## div_avalon
module div_avalon
	#(
		parameter W     = 32,
				  CBIT  = 6		 
	 )
	(
		input wire clk, reset,
		input wire [2:0] div_address,
		input wire div_chipselect,
		input wire div_write,
		input wire [W-1:0] div_writedata,
		output wire [W-1:0] div_readdata,
		output wire div_irq,
		output wire div_rdy
	);
Size in the first run: roughly 170 flip-flops, roughly 73 I/O pins, about 0.010 mm^2 of cells after synthesis.
export LEC_CHECK = 0
export ABC_AREA = 1
export CAP_MARGIN = 20
export CORE_ASPECT_RATIO = 0.5
export CORE_MARGIN = 2
export CORE_UTILIZATION = 72
export CTS_CLUSTER_DIAMETER = 225
export CTS_CLUSTER_SIZE = 100
export SETUP_SLACK_MARGIN = 0.51
export SLEW_MARGIN = 20
create_clock -name core_clock -period 2.51 [get_ports {clk}]
run.sh (not shown) runs the stock make flow with config.mk's settings and CLKGATE_MAP_FILE=.
The first run did not get past 5_1_grt, error GRT-0232.
Edit:
--- a/flow/config.mk
+++ b/flow/config.mk
@@ -9,8 +9,7 @@
 export CAP_MARGIN = 20
-export CORE_ASPECT_RATIO = 0.5
 export CORE_MARGIN = 2
 export CORE_UTILIZATION = 72
-export CTS_CLUSTER_DIAMETER = 225
-export CTS_CLUSTER_SIZE = 100
-export SETUP_SLACK_MARGIN = 0.51
+export CTS_CLUSTER_DIAMETER = 400
+export CTS_CLUSTER_SIZE = 10
+export PLACE_DENSITY = 0.36
 export SLEW_MARGIN = 20
This time the run completed, yet does not pass: setup timing; area after synthesis does not change; synthesized cell count is unchanged; die size goes down by about 0.38%.


== build 13 ==
Starting RTL as in the previous note.
==> flow/design.v (excerpt) <==
module div_avalon
	#(
		parameter W     = 32,
				  CBIT  = 6		 
	 )
	(
		input wire clk, reset,
		input wire [2:0] div_address,
		input wire div_chipselect,
		input wire div_write,
		input wire [W-1:0] div_writedata,
		output wire [W-1:0] div_readdata,
		output wire div_irq,
		output wire div_rdy
	);
export LEC_CHECK = 0
export ABC_AREA = 1
export CAP_MARGIN = 20
export CORE_MARGIN = 2
export CORE_UTILIZATION = 70
export CTS_CLUSTER_DIAMETER = 214
export CTS_CLUSTER_SIZE = 38
export PLACE_DENSITY = 0.35
export SETUP_SLACK_MARGIN = 0.68
export SLEW_MARGIN = 20
create_clock -name core_clock -period 2.34 [get_ports {clk}]
For build 13, the flow was terminated by a tool error in global routing and produced no final design.
> inputs changed (build 13 -> build 59)
- removing SETUP_SLACK_MARGIN (formerly 0.68)
- removing ABC_AREA (formerly 1)
- removing CTS_CLUSTER_DIAMETER (formerly 214)
- setting HOLD_SLACK_MARGIN to 0.29 for the first time
- changing CORE_UTILIZATION from 70 to 72
- removing PLACE_DENSITY (formerly 0.35)
- removing CTS_CLUSTER_SIZE (formerly 38)
- changing the clock period (ns, I/O delays scaled along) from 2.34 to 3.2
Findings:
- Taking build 59 as 1.0, build 13 lands at 1.6 on synthesized cell count.
- [compare] base=build 13 new=build 59: mean instance size in the synthesized netlist +about 50%, row count has decreased, core area has decreased, sequential fraction of the synthesis area saw an increase, number of cells after detailed placement shrank by 608.
- Pre-placement core utilization: build 59 higher than build 13
- Compared with build 13, in build 59 vertical die dimension moved down, xor and xnor fraction of the mapped netlist area moved up.
- Of the runs build 13 and build 59, none of them finished clean.
- Tool error GRT-0116 stopped build 13 during global routing; no final results.
- Layout checks on build 59: not met. Flow itself completed; violations: negative setup slack.
- Build 59: cell area after synthesis 9.4% below build 13
- What build 13 reported for placement-stage cell area has to be multiplied by 0.869 to get the figure for build 59.
[inputs] build 27 vs build 59
- ABC_AREA newly set to 1
- PLACE_DENSITY newly set to 0.77
- CTS_CLUSTER_DIAMETER newly set to 400
- HOLD_SLACK_MARGIN removed (was 0.29)
- the clock period (ns, I/O delays scaled along) changed from 3.2 to 2.51
| build 27 | all stages done | FAIL | negative setup slack |. Die area in build 27 is about 10% above build 59. For the switching power share of the total, build 27 came in 11 points higher than build 59 did. Changes observed in build 27 relative to build 59: core area now larger; final worst setup slack now smaller; post-route clock period utilization now larger; setup total negative slack now smaller; logic depth of the worst path, buffers included now larger. Sort build 27 and build 59 by standard cell area after detailed placement, ascending, and build 59 comes first. Between build 27 and build 59, number of placed instances with taps included is higher for build 27, build 59 comes in under that.
[inputs] build 54 vs build 27
- a deleted PLACE_DENSITY that had been 0.77
- an added SETUP_SLACK_MARGIN of 0.49
- an added CTS_CLUSTER_SIZE of 100
- a change of CTS_CLUSTER_DIAMETER from 400 to 225
Results
Build 54 against build 27: share of flip-flops with an asynchronous set or reset after synthesis flat, die area flat, post-synthesis xor/xnor area fraction flat.
Build 27 -> build 54: total CTS buffers delta 0, exact match
Build 54 did not run to completion, as it errored out during global routing.
Per the comparison of build 54 with build 27, estimated wirelength of the detail-placed design now larger, post-place setup slack dropped 0.13 ns, summed standard-cell area reported by yosys neither gained nor lost much, count of buffers added by post-CTS timing repair for setup increased 16.
As far as synthesized cell count goes, build 54 and build 27 are indistinguishable; the numbers are identical.
Input changes introduced in build 26 (baseline for comparison: build 54):
- CTS_CLUSTER_DIAMETER removed (was 225)
- CTS_CLUSTER_SIZE changed from 100 to 36
- SETUP_SLACK_MARGIN removed (was 0.49)
- PLACE_DENSITY newly set to 0.64
- ABC_AREA removed (was 1)
- the clock period (ns, I/O delays scaled along) changed from 2.51 to 3.12
## What came out
- Delta (build 26 minus build 54): synthesized area divided by synthesized cell count increased 3.4 sq um, number of distinct library cell variants in the gate-level netlist after synthesis picked up an extra about 60%, placed wire-length estimate fell by 26%.
- Relative to build 54, share of the yosys chip area belonging to registers has gone up in build 26.
- From build 54 to build 26 the numbers moved as follows: synthesized cell count went down, yosys synthesis chip area went down, placement row count went down.
- Taking build 54 as the reference point, the number of cells in Yosys stat of build 26 falls by about 40%.
- Build 26 vs build 54 — total die size dropped 9.1%.
- Where post-synthesis instance area is concerned, build 54 is outperformed by build 26.
- Build 26: complete, dirty (negative setup slack)
- Comparing build 54 and build 26, the higher synthesized-area fraction occupied by xor and xnor cells was measured on build 26.
What build 91 does differently from build 26 at the input level:
- CORE_UTILIZATION now 65, was 72
- CTS_CLUSTER_SIZE no longer set, was 36
- PLACE_DENSITY no longer set, was 0.64
- the clock period (ns, I/O delays scaled along) now 3.35, was 3.12
Notes after the runs:
Going from build 26 to build 91, worst hold slack was more or less identical; number of clock buffers in the layout went down by 1; sequential share of layout area went up by 1.1 points. Build 91 | stages: all done | timing, DRC, antenna: all pass.


div_avalon again, from the RTL that the note above started with.
clock: 2.39 ns
lec_check: 0
abc_area: 1
cap_margin: 20
core_margin: 2
core_utilization: 72
cts_cluster_diameter: 379
cts_cluster_size: 64
hold_slack_margin: -0.1
max_routing_layer: met4
place_density_lb_addon: 0.04
slew_margin: 20
tns_end_percent: 5
The first run died in global routing.
Change:
Settings changed: ABC_AREA 1 to default, CORE_UTILIZATION 72 to 57, CTS_CLUSTER_DIAMETER 379 to default, CTS_CLUSTER_SIZE 64 to default, HOLD_SLACK_MARGIN -0.1 to default, MAX_ROUTING_LAYER met4 to default, PLACE_DENSITY_LB_ADDON 0.04 to default, TNS_END_PERCENT 5 to default.
Clock period 2.39 ns to 2.65 ns, I/O delays scaled along.
This time the run completed, yet does not pass: negative setup slack.
Synthesized area went down by 9.4%.
Die size rose by 14%.
Synthesized cell count went down by 39%.
Change:
Settings changed: CORE_UTILIZATION 57 to 55, CTS_CLUSTER_DIAMETER from default to 42, SETUP_SLACK_MARGIN from default to 0.69, TNS_END_PERCENT from default to 5.
After rerunning:
- The changed run finished with negative setup slack left
- area after synthesis stays the same
- clock-buffer cell count stays the same
- wire length shrinks by 12%
- register-to-register slack improved by 0.11 ns
- die area climbs by 3.5%
- via count went down by 7.2%
- worst hold slack barely changes
- sequential power is lower by about 1%
- final cell count decreases by 2.1%
- flip-flop count does not change
- cell area fell by 4.0%
Change:
Settings changed: CORE_UTILIZATION 55 to 65, CTS_CLUSTER_DIAMETER 42 to default, SETUP_SLACK_MARGIN 0.69 to default, TNS_END_PERCENT 5 to default.
Clock period 2.65 ns to 3.38 ns, I/O delays scaled along.
This time the run completed with no timing, DRC or antenna violations; clock skew stays flat; worst setup slack is better by 0.34 ns; hold slack is worse by 0.0079 ns; total power came out lower by a quarter to a third; via count came out lower by a few percent; final area came out lower by roughly a tenth.
Change:
Settings changed: CORE_UTILIZATION 65 to 40.
Clock period 3.38 ns to 5.0 ns, I/O delays scaled along.
The new run went through all stages and came out clean.
Die size goes up by well over a third.
Clock power shrinks by a quarter to a third.
Critical path depth rose by 1.
Hold slack barely changes.
Utilization drops by 31 points.
Power is lower by well over a third.
Combinational power came out lower by well over a third.
Flip-flop count stays the same.
Change:
Settings changed: CORE_UTILIZATION 40 to 64.
Clock period 5.0 ns to 3.37 ns, I/O delays scaled along.
Result:
- The new run reached the layout checks and failed them: negative setup slack
- final area came out higher by 1.3%
- final cell count drops by 7.5%
- wire length grows by 11%
- die size shrinks by 37%


The RTL this note starts from:
==> flow/design.v <==
module div 
	#(
		parameter W=32,
					 CBIT=6		 
	 )
	(
		input wire clk, reset, str_trg,
		input wire [W-1:0] dvsr, dvnd,
		output reg ready, done_trg,
		output wire [W-1:0] quo,rmd
	);
	localparam [1:0]
		idle = 2'b00,
		op = 2'b01,
		last = 2'b10,
		done = 2'b11;
	reg [1:0] state_reg, state_next;
	reg [W-1:0] rh_reg, rh_next, rl_reg, rl_next, rh_tmp, d_reg, d_next;
	reg [CBIT-1:0] n_reg, n_next;
	reg q_bit, start;
	always @ (posedge clk, posedge reset)
		if (reset)
		begin
			state_reg<=idle;
			rh_reg<=0;
			rl_reg<=0;
			d_reg<=0;
			n_reg<=0;
		end
		else
		begin
			state_reg<=state_next;
			rh_reg<=rh_next;
			rl_reg<=rl_next;
			d_reg<=d_next;
			n_reg<=n_next;
		end
		always @*
		begin
			start = str_trg;
			state_next = state_reg;
			ready = 1'b0;
			done_trg = 1'b0;
			rh_next = rh_reg;
			rl_next = rl_reg;
			d_next = d_reg;
			n_next = n_reg;
			case (state_reg)
				idle:
				begin
					ready = 1'b1;
					if (start)
					begin
						rh_next = 0;
						rl_next = dvnd;   
						d_next = dvsr;    
						n_next = W+1;     
						state_next = op;
					end
				end
				op:
				begin
					rl_next  = {rl_reg[W-2:0], q_bit};
					rh_next = {rh_tmp[W-2:0], rl_reg[W-1]};
					n_next = n_reg-1;
					if (n_next==1)
						state_next = last;
				end
				last:  
				begin
					rl_next = {rl_reg[W-2:0], q_bit};
					rh_next = rh_tmp;
					state_next = done;
				end
				done:
				begin
					done_trg = 1'b1;
					state_next = idle;
				end
				default: state_next = idle;
			endcase
		end
		always @*
			if (rh_reg >= d_reg)
			begin
				rh_tmp = rh_reg - d_reg;
				q_bit=1'b1;
			end
			else
			begin
				rh_tmp = rh_reg;
				q_bit = 1'b0;
			end
		assign quo = rl_reg;
		assign rmd = rh_reg;
endmodule
module div_avalon
	#(
		parameter W     = 32,
				  CBIT  = 6		 
	 )
	(
		input wire clk, reset,
		input wire [2:0] div_address,
		input wire div_chipselect,
		input wire div_write,
		input wire [W-1:0] div_writedata,
		output wire [W-1:0] div_readdata,
		output wire div_irq,
		output wire div_rdy
	);
    localparam [2:0]
        SET_DIVIDEND  = 3'h0,
        SET_DIVISOR   = 3'h1,
        START         = 3'h2,
        GET_QUOTIENT  = 3'h3,
        GET_REMAINDER = 3'h4,
        GET_READY     = 3'h5,
        DONE_TRG      = 3'h6;
	wire div_start, div_ready, set_done_trg, clr_done_trg;
	reg [W-1:0] dvnd_reg, dvsr_reg;
	reg done_trg_reg;
	wire [W-1:0] quo, rmd;
	wire wr_en, wr_dvnd, wr_dvsr;
	div #(.W(32), .CBIT(6)) d1
		 ( .clk(clk), .reset(reset), .str_trg(div_start), .dvsr(dvsr_reg), .dvnd(dvnd_reg),   
		   .ready(div_ready), .done_trg(set_done_trg), .quo(quo), .rmd(rmd));         
	always @ (posedge clk, posedge reset)
	begin
		if (reset)
		begin
			dvnd_reg <= 0;
			dvsr_reg <= 0;
			done_trg_reg <= 0;
		end
		else
		begin
			if (wr_dvnd)
				dvnd_reg <= div_writedata;
			if (wr_dvsr)
				dvsr_reg <= div_writedata;
			if (set_done_trg)
				done_trg_reg <= 1'b1;
			else if (clr_done_trg)
				done_trg_reg <= 1'b0;
		end
	end
	assign wr_en = div_write & div_chipselect;
	assign wr_dvnd = (div_address == SET_DIVIDEND) & wr_en;
	assign wr_dvsr = (div_address == SET_DIVISOR) & wr_en;
	assign div_start = (div_address == START) & wr_en;
	assign clr_done_trg = (div_address == DONE_TRG) & wr_en;
	assign div_readdata = (div_address == GET_QUOTIENT) ? quo :
								 (div_address == GET_REMAINDER) ? rmd :
								 (div_address == GET_READY) ? {31'b0, div_ready} : {31'b0, done_trg_reg};
	assign div_rdy = div_ready;
	assign div_irq = done_trg_reg;
endmodule
clock: 5.0 ns
lec_check: 0
cap_margin: 20
core_aspect_ratio: 1.75
core_margin: 2
core_utilization: 27
cts_cluster_diameter: 333
cts_cluster_size: 100
hold_slack_margin: -0.05
slew_margin: 20
tns_end_percent: 15
The starting point completed without violations.
Then changed:
Settings changed: CORE_ASPECT_RATIO 1.75 to default, CORE_UTILIZATION 27 to 68, CTS_CLUSTER_DIAMETER 333 to 217, HOLD_SLACK_MARGIN -0.05 to default, TNS_END_PERCENT 15 to default.
After rerunning:
- cell area is lower by 2.8%
- via count came out higher by about 8%
- die area went down by about 60%
- routed wire length rose by about 1.4%
- synthesized area is unchanged
Then changed:
Settings changed: CELL_PAD_IN_SITES_GLOBAL_PLACEMENT from default to 2, CORE_UTILIZATION 68 to 27, CTS_CLUSTER_DIAMETER 217 to 333, HOLD_SLACK_MARGIN from default to -0.05, PLACE_DENSITY from default to 0.95, TNS_END_PERCENT from default to 15.
Count of clock-buffer cells in the layout falls by 1.
Critical path depth stays the same.
Die size rises by 150%.
Wire length falls by about 5%.
Setup slack improved by 0.081 ns.
Non-clock buffer count rises by 2.
Synthesized cell count is unchanged.
Sequential power stays flat.
Power falls by about 2.4%.
Cell count rises by 24%.
Sequential cell count is unchanged.
Then changed:
Settings changed: ABC_AREA from default to 1, CELL_PAD_IN_SITES_GLOBAL_PLACEMENT 2 to default, CORE_UTILIZATION 27 to 58, PLACE_DENSITY 0.95 to default, TNS_END_PERCENT 15 to 20.
Design area rose by 5.4%.
Worst setup slack gets worse by 0.27 ns.
Clock power hardly moves.
Cell count rises by 24%.
Routed wire length went up by 12%.
Clock skew goes up by 0.0066 ns.
Power is higher by 21%.
Synthesized cell count grows by 64%.
Combinational power rises by 50%.
Via count goes up by 35%.
First-iteration DRC count increases by 89%.


// div_avalon: RTL as listed in full above, without the edits since
make LEC_CHECK=0 CAP_MARGIN=20 CORE_MARGIN=2 CORE_UTILIZATION=72 MAX_ROUTING_LAYER=met4 SETUP_SLACK_MARGIN=0.63 SLEW_MARGIN=20 TNS_END_PERCENT=5 finish   # period 2.39 ns
The starting point failed in clock tree synthesis (4_1_cts) (DPL-0038).
Rerun with:
Settings changed: ABC_AREA set to 1, CORE_UTILIZATION 72 to 62, MAX_ROUTING_LAYER met4 to unset, SETUP_SLACK_MARGIN 0.63 to unset, TNS_END_PERCENT 5 to unset.
Clock period 2.39 ns to 2.51 ns, I/O delays scaled along.
After rerunning: Now the flow finished clean. Synthesized area grows by 10%. Synthesized cell count grows by 64%. Die area grows by 27%.
Rerun with:
Settings changed: ABC_AREA 1 to unset, CORE_UTILIZATION 62 to 40.
Clock period 2.51 ns to 4.13 ns, I/O delays scaled along.
Wire length went down by a quarter to a third.
Design area is lower by roughly a tenth.
Count of clock-buffer cells in the layout came out higher by 5.
Rerun with:
Settings changed: SETUP_SLACK_MARGIN set to 0.71.
The changed run went through all stages and came out clean.
Via count stays flat.
Sequential share of layout area fell by 0.47 points.
Fmax goes up by a little under a tenth.
Cell area goes up slightly.
Routed wire length went up slightly.


indigo:
Starts from the design.v that is shown in full above.
Settings: LEC_CHECK=0, CAP_MARGIN=20, CORE_MARGIN=2, CORE_UTILIZATION=40, CTS_CLUSTER_DIAMETER=388, CTS_CLUSTER_SIZE=100, SLEW_MARGIN=20, TNS_END_PERCENT=15; clock period 5.0 ns.
indigo: flow completed, timing, DRC and antenna clean
[inputs] juniper vs indigo
-- flow/config.mk --
<<< indigo, line 11
export CTS_CLUSTER_DIAMETER = 388
export CTS_CLUSTER_SIZE = 100
>>> juniper, line 11
export CTS_CLUSTER_DIAMETER = 364
export PLACE_DENSITY_LB_ADDON = 0.09
<<< indigo, line 14
export TNS_END_PERCENT = 15
>>> juniper, line 14
==> results <==
- Between indigo and juniper, the final cell count figures differ only marginally.
- Number of DRC markers after the initial detailed-route iteration (juniper vs. indigo) increases by more than 10%
- Cell area after layout: indigo vs juniper — no meaningful difference
- STATUS via count: juniper wins against indigo
- Total count of hold-check failures in the final report came out exactly the same in indigo and juniper.
- Routed wire in juniper totals more than in indigo.
## Diff of input files: amber against juniper
-- flow/config.mk --
<<< juniper, line 9
export CORE_MARGIN = 2
>>> amber, line 9
export CORE_MARGIN = 5
<<< juniper, line 11
export CTS_CLUSTER_DIAMETER = 364
export PLACE_DENSITY_LB_ADDON = 0.09
>>> amber, line 11
export HOLD_SLACK_MARGIN = 0.19
## What came out
The sequential share of layout area was comparable across juniper and amber.
In the tables for juniper and amber, relative area change from synthesis to final layout reads lower with amber.
Changes observed in amber relative to juniper: final layout net count has remained practically unchanged; part of the total power dissipated in sequential elements has increased; fraction of power spent switching nets has decreased.
First-pass GRT wire length (lower): amber
Vias: amber more than juniper
Lower area of the die goes to juniper over amber.
Taking juniper as the reference, in amber post-layout minimum cycle time decreased 0.0082 ns, worst setup margin increased 0.0082 ns, fmax essentially unchanged.
#### Input delta (willow over amber)
-- flow/config.mk --
<<< amber, line 9
export CORE_MARGIN = 5
export CORE_UTILIZATION = 40
export HOLD_SLACK_MARGIN = 0.19
>>> willow, line 9
export CORE_MARGIN = 2
export CORE_UTILIZATION = 27
export CTS_CLUSTER_DIAMETER = 333
export CTS_CLUSTER_SIZE = 100
export HOLD_SLACK_MARGIN = -0.05
Notes after the runs:
Between amber and willow, the cell count went up. In the tables for amber and willow, number of tapcells reads lower with amber. The flow did not stop early for willow: all stages ran, and the layout cleared the timing, DRC and antenna checks. Against amber as the reference, willow delivers a higher length of routed met2 wiring. Diff willow..amber | synthesized-area fraction occupied by and/or/nand/nor cells | unchanged. Compared with amber, willow shows a clock group share of total power that is 0.2 points lower. Number of cells on the worst reg-to-reg path was higher in willow than in amber. Changes observed in willow relative to amber: clock latency on the worst-skew pair stayed essentially flat, total of flip-flops plus latches after synthesis essentially unchanged, sequential share of layout area moved down, final worst-path setup slack down 0.021 ns, fraction of power spent switching nets rose by 0.19 points.
Setup changes, willow to quartz
-- flow/config.mk --
<<< willow, line 9
>>> quartz, line 9
export CORE_ASPECT_RATIO = 0.5
<<< willow, line 10
export CORE_UTILIZATION = 27
export CTS_CLUSTER_DIAMETER = 333
>>> quartz, line 11
export CORE_UTILIZATION = 40
export CTS_CLUSTER_DIAMETER = 208
<<< willow, line 13
export HOLD_SLACK_MARGIN = -0.05
>>> quartz, line 14
Findings:
From willow to quartz the numbers moved as follows: maximum frequency went up 2.2 MHz, non-clock buffer count went up 3, layout overhead on the synthesized area went down 0.64 points.
quartz and willow ended up with roughly the same total number of nets in the final design.
Of the two values seen for most congested layer reported by global routing, met1 was produced by quartz and met2 by willow.
Input-level comparison between maple and quartz:
-- flow/config.mk --
<<< quartz, line 9
export CORE_ASPECT_RATIO = 0.5
>>> maple, line 9
<<< quartz, line 12
export CTS_CLUSTER_DIAMETER = 208
>>> maple, line 11
export CTS_CLUSTER_DIAMETER = 333
<<< quartz, line 14
>>> maple, line 13
export HOLD_SLACK_MARGIN = -0.05
export SETUP_SLACK_MARGIN = 1.05
<<< quartz, line 15
>>> maple, line 16
export TNS_END_PERCENT = 15
--- outcome ---
- Die size: maple is under quartz
- | number of clock buffers in the layout | maple vs quartz | 2 higher |
- quartz ended up with div_readdata[11] as its critical path endpoint; maple ended up with d1.rh_reg[20].
- Reported for maple and quartz, count of endpoints failing setup in the final report turned out identical to the last digit.
Power is estimated from default activity; no workload was simulated.
